==> flow/design.v (excerpt) <==
module a_filter_reference_32x11(
    input [31:0] x_in,
    input clk,
    input [5:0] reset,
    output [31:0] y_out);
clock: 8.86 ns
lec_check: 0
cap_margin: 20
core_margin: 2
core_utilization: 40
setup_slack_margin: 2.51
slew_margin: 20
run.sh (not shown) runs the stock make flow with config.mk's settings and CLKGATE_MAP_FILE=.
==> next run, changes <==
- ABC_AREA: not set -> 1
- CORE_UTILIZATION: 40 -> 72
- PLACE_DENSITY_LB_ADDON: not set -> 0.06
- SETUP_SLACK_MARGIN: 2.51 -> not set
- clock period: 8.86 -> 7.43 ns (I/O delays scaled with it)
- The new run aborted during global routing (5_1_grt) on GRT-0232
- synthesized cell count went up by about 35%
- die size shrinks by about 36%
- synthesized area climbs by 14%
==> next run, changes <==
- CORE_ASPECT_RATIO: not set -> 0.91
- CTS_CLUSTER_SIZE: not set -> 11
- PLACE_DENSITY_LB_ADDON: 0.06 -> not set
- clock period: 7.43 -> 8.54 ns (I/O delays scaled with it)
Effect: With this change the flow finished clean. Synthesized area does not change. Die area stays flat. Synthesized cell count does not change.
==> next run, changes <==
- CTS_CLUSTER_SIZE: 11 -> 12
- clock period: 8.54 -> 8.58 ns (I/O delays scaled with it)
Result: Cell count hardly moves. Hold slack degrades by 0.0045 ns. Die size does not change.

========
## run 1
Starting RTL as in the previous note.
clock: 9.22 ns
lec_check: 0
cap_margin: 20
core_aspect_ratio: 1.1
core_margin: 2
core_utilization: 40
gpl_routability_driven: 0
gpl_timing_driven: 0
hold_slack_margin: 0.23
slew_margin: 40
For run 2, these inputs were changed with respect to run 1:
-- flow/config.mk --
<<< run 1, line 8
export CAP_MARGIN = 20
export CORE_ASPECT_RATIO = 1.1
export CORE_MARGIN = 2
export CORE_UTILIZATION = 40
export GPL_ROUTABILITY_DRIVEN = 0
export GPL_TIMING_DRIVEN = 0
export HOLD_SLACK_MARGIN = 0.23
export SLEW_MARGIN = 40
>>> run 2, line 8
export CAP_MARGIN = 20
export CORE_MARGIN = 2
export CORE_UTILIZATION = 66
export SLEW_MARGIN = 20
==> flow/constraint.sdc <==
create_clock -name core_clock -period 7.43 [get_ports {clk}]
set_input_delay 1.4860 -clock core_clock [delete_from_list [all_inputs] [get_ports {clk}]]
set_output_delay 1.4860 -clock core_clock [all_outputs]
set_load 0.01 [all_outputs]
Findings:
No crash in run 2: every stage finished, but the layout fails its final checks due to setup timing. Routing usage on met1 (lower): run 1. Compared with run 1, run 2 shows a higher layout overhead on the synthesized area. Worst hold slack after final layout delta (run 2 − run 1): unfavourable. Run 2 vs run 1 — fraction of area in non-clock buffers rose 3.3 points.
Input changes introduced in run 3 (baseline for comparison: run 2):
-- flow/config.mk --
<<< run 2, line 9
export CORE_MARGIN = 2
export CORE_UTILIZATION = 66
export SLEW_MARGIN = 20
>>> run 3, line 9
export CORE_MARGIN = 2
export CORE_UTILIZATION = 72
export MAX_ROUTING_LAYER = met4
export PLACE_DENSITY = 0.67
export SLEW_MARGIN = 20
==> flow/constraint.sdc <==
create_clock -name core_clock -period 7.46 [get_ports {clk}]
set_input_delay 1.4920 -clock core_clock [delete_from_list [all_inputs] [get_ports {clk}]]
set_output_delay 1.4920 -clock core_clock [all_outputs]
set_load 0.01 [all_outputs]
--- outcome ---
[run 3] flow finished | final checks: failed | reasons: setup timing
For run 3, the worst setup path startpoint was sixth_stage.Samples_out[1]$_SDFF_PP0_, unlike run 2, where it was sixth_stage.Samples_out[10]$_SDFF_PP0_.
| wire length of the first global-routing pass | higher: run 3 |
Looking only at worst-case setup slack after placement, and setting everything else aside, the higher value of run 3 and run 2 goes to run 2.
In the metrics for run 3 and run 2, the one carrying the lower final cell count is run 3.
Input-level comparison between run 4 and run 3:
-- flow/config.mk --
<<< run 3, line 9
export CORE_MARGIN = 2
export CORE_UTILIZATION = 72
export MAX_ROUTING_LAYER = met4
export PLACE_DENSITY = 0.67
export SLEW_MARGIN = 20
>>> run 4, line 9
export CORE_MARGIN = 2
export CORE_UTILIZATION = 59
export SLEW_MARGIN = 20
==> flow/constraint.sdc <==
create_clock -name core_clock -period 4.37 [get_ports {clk}]
set_input_delay 0.8740 -clock core_clock [delete_from_list [all_inputs] [get_ports {clk}]]
set_output_delay 0.8740 -clock core_clock [all_outputs]
set_load 0.01 [all_outputs]
### Flow results
Run 4 finished all stages; however, its layout fails the closing checks, the failures being setup timing. Run 4 vs. run 3: routed wire length has increased; final area has increased. Count of cell instances traversed by the critical path came out higher on run 4 than on run 3. Going from run 3 to run 4, number of optimization iterations in the first detailed-route pass grows by 2. Summary: with run 3 as the reference, worst reg2reg path depth in run 4 moved down by more than 10%. Compared with run 3, run 4 shows a maximum cell stage delay along the critical path that is 290 ps lower.
Here is what was changed in the inputs of run 5 compared with run 4.
-- flow/config.mk --
<<< run 4, line 9
export CORE_MARGIN = 2
export CORE_UTILIZATION = 59
export SLEW_MARGIN = 20
>>> run 5, line 9
export CORE_MARGIN = 2
export CORE_UTILIZATION = 9
export SLEW_MARGIN = 20
==> flow/constraint.sdc <==
create_clock -name core_clock -period 9.92 [get_ports {clk}]
set_input_delay 1.9840 -clock core_clock [delete_from_list [all_inputs] [get_ports {clk}]]
set_output_delay 1.9840 -clock core_clock [all_outputs]
set_load 0.01 [all_outputs]
## What came out
Every run in run 5 and run 4 closed cleanly, with the single exception of run 4. No crash in run 4: every stage finished, but the layout fails its final checks due to setup timing. Going from run 4 to run 5, final non-filler cell area shrinks by about 15%. Site row count: run 5 vs run 4 up 175. Compared with run 4, run 5 shows global-route wire length before repair that has gone down by more than 10%. Total global routing track utilization: lower on run 5.
Modified inputs, run 6 compared to run 5
-- flow/config.mk --
<<< run 5, line 8
export CAP_MARGIN = 20
export CORE_MARGIN = 2
export CORE_UTILIZATION = 9
export SLEW_MARGIN = 20
>>> run 6, line 8
export CAP_MARGIN = 20
export CORE_ASPECT_RATIO = 0.91
export CORE_MARGIN = 2
export CORE_UTILIZATION = 72
export SLEW_MARGIN = 20
==> flow/constraint.sdc <==
create_clock -name core_clock -period 7.5 [get_ports {clk}]
set_input_delay 1.5000 -clock core_clock [delete_from_list [all_inputs] [get_ports {clk}]]
set_output_delay 1.5000 -clock core_clock [all_outputs]
set_load 0.01 [all_outputs]
--- outcome ---
The flow did not stop early for run 5: all stages ran, and the layout cleared the timing, design-rule and antenna checks. What the final checks of run 6 revealed, after a flow that finished every stage, was a layout that fails on setup timing. Per the comparison of run 6 with run 5, relative area of non-clock buffer cells in the final design went up by 4.2 points, quantity of gates resized following cts went up by 341. Run 6 reports its cell with the largest stage delay on the worst path as fa_1 while run 5 reports clkdlybuf4s50_1.

========
a_filter_reference_32x11 again, from the RTL that the note above started with.
clock: 9.22 ns
lec_check: 0
cap_margin: 20
cell_pad_in_sites_global_placement: 3
core_aspect_ratio: 1.1
core_margin: 2
core_utilization: 40
cts_cluster_diameter: 182
gpl_routability_driven: 0
gpl_timing_driven: 0
hold_slack_margin: 0.23
setup_slack_margin: 0.74
slew_margin: 40
Then changed:
==> flow/config.mk (replaced) <==
export PLATFORM = sky130hd
export DESIGN_NAME = a_filter_reference_32x11
export DESIGN_NICKNAME = a_filter_reference_32x11
export VERILOG_FILES = /design/flow/design.v
export SDC_FILE = /design/flow/constraint.sdc
export NUM_CORES = 4
export LEC_CHECK = 0
export CAP_MARGIN = 20
export CORE_MARGIN = 2
export CORE_UTILIZATION = 66
export SLEW_MARGIN = 20
==> flow/constraint.sdc (replaced) <==
create_clock -name core_clock -period 7.46 [get_ports {clk}]
set_input_delay 1.4920 -clock core_clock [delete_from_list [all_inputs] [get_ports {clk}]]
set_output_delay 1.4920 -clock core_clock [all_outputs]
set_load 0.01 [all_outputs]
The new run finished but failed the layout checks on setup timing. Global-route usage grows by 7.8 points. Non-clock buffer count grows by 179. Count of clock-buffer cells in the layout drops by 24.
Then changed:
--- a/flow/config.mk
+++ b/flow/config.mk
@@ -9,3 +9,3 @@
 export CORE_MARGIN = 2
-export CORE_UTILIZATION = 66
+export CORE_UTILIZATION = 28
 export SLEW_MARGIN = 20
==> flow/constraint.sdc (replaced) <==
create_clock -name core_clock -period 8.86 [get_ports {clk}]
set_input_delay 1.7720 -clock core_clock [delete_from_list [all_inputs] [get_ports {clk}]]
set_output_delay 1.7720 -clock core_clock [all_outputs]
set_load 0.01 [all_outputs]
The new run completed with no timing, DRC or antenna violations.
Cell count rises by 16%.
Worst setup slack is better by 1.1 ns.
Cell area shrinks by 3.0%.
Area after synthesis is unchanged.
Then changed:
--- a/flow/config.mk
+++ b/flow/config.mk
@@ -9,3 +9,3 @@
 export CORE_MARGIN = 2
-export CORE_UTILIZATION = 28
+export CORE_UTILIZATION = 40
 export SLEW_MARGIN = 20
=>
- The new run completed with no timing, DRC or antenna violations
- wire length grows by about 1.8%
- non-clock buffer count grows by 6
- first-iteration DRC count grows by about 4%
- worst hold slack gains 0.0070 ns

========
a_filter_reference_32x11 again, from the RTL that the note above started with.
// a_filter_reference_32x11
module a_filter_reference_32x11(
    input [31:0] x_in,
    input clk,
    input [5:0] reset,
    output [31:0] y_out);
export LEC_CHECK = 0
export CAP_MARGIN = 20
export CORE_MARGIN = 2
export CORE_UTILIZATION = 72
export CTS_CLUSTER_SIZE = 71
export PLACE_DENSITY_LB_ADDON = 0.0
export SETUP_SLACK_MARGIN = 2.49
export SLEW_MARGIN = 20
create_clock -name core_clock -period 8.38 [get_ports {clk}]
The starting point ran to the end with violations: capacitance limit, slew limit, setup timing.
Edit:
--- a/flow/config.mk
+++ b/flow/config.mk
@@ -9,6 +9,5 @@
 export CORE_MARGIN = 2
 export CORE_UTILIZATION = 72
-export CTS_CLUSTER_SIZE = 71
-export PLACE_DENSITY_LB_ADDON = 0.0
-export SETUP_SLACK_MARGIN = 2.49
+export CTS_CLUSTER_SIZE = 95
+export PLACE_DENSITY = 0.38
 export SLEW_MARGIN = 20
==> flow/constraint.sdc (replaced) <==
create_clock -name core_clock -period 6.32 [get_ports {clk}]
set_input_delay 1.2640 -clock core_clock [delete_from_list [all_inputs] [get_ports {clk}]]
set_output_delay 1.2640 -clock core_clock [all_outputs]
set_load 0.01 [all_outputs]
What happened:
- The changed run failed in 5_1_grt
- synthesized area does not change
- die area stays the same
- synthesized cell count does not change
Edit:
--- a/flow/config.mk
+++ b/flow/config.mk
@@ -9,5 +9,7 @@
 export CORE_MARGIN = 2
 export CORE_UTILIZATION = 72
+export CTS_CLUSTER_DIAMETER = 307
 export CTS_CLUSTER_SIZE = 95
 export PLACE_DENSITY = 0.38
 export SLEW_MARGIN = 20
+export TNS_END_PERCENT = 5
==> flow/constraint.sdc (replaced) <==
create_clock -name core_clock -period 3.8 [get_ports {clk}]
set_input_delay 0.7600 -clock core_clock [delete_from_list [all_inputs] [get_ports {clk}]]
set_output_delay 0.7600 -clock core_clock [all_outputs]
set_load 0.01 [all_outputs]
=> The changed run did not get past 5_1_grt; die area stays the same; synthesized cell count is unchanged; synthesized area is unchanged.
Edit:
--- a/flow/config.mk
+++ b/flow/config.mk
@@ -9,7 +9,4 @@
 export CORE_MARGIN = 2
 export CORE_UTILIZATION = 72
-export CTS_CLUSTER_DIAMETER = 307
-export CTS_CLUSTER_SIZE = 95
-export PLACE_DENSITY = 0.38
+export PLACE_DENSITY_LB_ADDON = 0.0
 export SLEW_MARGIN = 20
-export TNS_END_PERCENT = 5
==> flow/constraint.sdc (replaced) <==
create_clock -name core_clock -period 8.38 [get_ports {clk}]
set_input_delay 1.6760 -clock core_clock [delete_from_list [all_inputs] [get_ports {clk}]]
set_output_delay 1.6760 -clock core_clock [all_outputs]
set_load 0.01 [all_outputs]
The changed run ran to the end with violations: setup timing.
Area after synthesis does not change.
Synthesized cell count stays the same.
Die size stays the same.
Edit:
--- a/flow/config.mk
+++ b/flow/config.mk
@@ -6,7 +6,9 @@
 export NUM_CORES = 4
 export LEC_CHECK = 0
+export ABC_AREA = 1
 export CAP_MARGIN = 20
 export CORE_MARGIN = 2
 export CORE_UTILIZATION = 72
+export CTS_CLUSTER_SIZE = 74
 export PLACE_DENSITY_LB_ADDON = 0.0
 export SLEW_MARGIN = 20
==> flow/constraint.sdc (replaced) <==
create_clock -name core_clock -period 7.3 [get_ports {clk}]
set_input_delay 1.4600 -clock core_clock [delete_from_list [all_inputs] [get_ports {clk}]]
set_output_delay 1.4600 -clock core_clock [all_outputs]
set_load 0.01 [all_outputs]
Effect:
- The changed run aborted during 5_1_grt (GRT-0232)
- synthesized area is higher by 14%
- synthesized cell count is higher by about 35%
- die area came out higher by about 14%

========
== build 84 ==
Starting RTL as in the previous note.
// a_filter_reference_32x11
module a_filter_reference_32x11(
    input [31:0] x_in,
    input clk,
    input [5:0] reset,
    output [31:0] y_out);
clock: 8.38 ns
lec_check: 0
cap_margin: 20
core_margin: 2
core_utilization: 72
cts_cluster_size: 72
place_density_lb_addon: 0.0
setup_slack_margin: 2.47
slew_margin: 20
To summarise build 84: no stage aborted, but the layout did not pass its checks, failing on negative setup slack.
What build 4 does differently from build 84 at the input level:
- removing PLACE_DENSITY_LB_ADDON (formerly 0.0)
- changing CORE_UTILIZATION from 72 to 66
- removing SETUP_SLACK_MARGIN (formerly 2.47)
- removing CTS_CLUSTER_SIZE (formerly 72)
- changing the clock period (ns, I/O delays scaled along) from 8.38 to 9.92
[summary]
Higher post-layout net count was reported by build 84, not build 4. Final worst hold slack: build 4 vs build 84, no meaningful difference. Per the comparison of build 4 with build 84, number of tap cells added at floorplan rose 50; via count fell 5,757; number of vias per cell fell about 10%; global router's overall resource usage fell 8.5 points. For critical path depth, dividing the value from build 4 by the value from build 84 gives 0.875. Build 4 ended with less number of standard cells in the final layout excluding fillers than build 84. Build 4: all stages complete, timing, DRC and antenna checks passed.
Changes in build 38 relative to build 4:
- putting CTS_CLUSTER_SIZE at 95 where nothing was set
- swapping 66 for 52 in CORE_UTILIZATION
- swapping 9.92 for 5.59 in the clock period (ns, I/O delays scaled along)
--- outcome ---
Looking only at count of clock-buffer cells in the layout, and setting everything else aside, the higher value of build 38 and build 4 goes to build 38. [compare] base=build 4 new=build 38: final standard cell count with taps included and fillers excluded now sits higher; die outline height now sits higher; core footprint now sits higher; cell depth of the worst setup path now sits higher. When the final numbers for build 38 and build 4 were put side by side, the area fraction of clock buffers and clock inverters turned out to be greater in build 4. A startpoint of the most critical setup path of sixth_stage.Samples_out[3] is what build 4 shows, while sixth_stage.Samples_out[5] belongs to build 38. Summary of build 38 and build 4: one run falls short of a clean finish, namely build 38. Build 38 finished all stages; however, its layout fails the closing checks, the failures being negative setup slack.
diff inputs: build 38 => build 61
- an added TNS_END_PERCENT of 5
- an added PLACE_DENSITY of 0.38
- an added CTS_CLUSTER_DIAMETER of 307
- a change of CORE_UTILIZATION from 52 to 72
- a change of the clock period (ns, I/O delays scaled along) from 5.59 to 3.64
Findings:
Build 61 did not finish; a tool error ended it in 5_1_grt. Reported for build 61 and build 38, synthesized-area fraction occupied by xor and xnor cells turned out identical to the last digit. Build 61 does better than build 38 on die area. Reported for build 61 and build 38, adder and majority cell fraction of the synthesized area turned out identical to the last digit. Re mux contribution to synthesized area: no difference whatsoever between build 61 and build 38. Horizontal extent of the die ends up higher on build 38. Looking at post-detailed-placement half-perimeter wirelength across build 61 and build 38, the one that comes out higher is build 61.
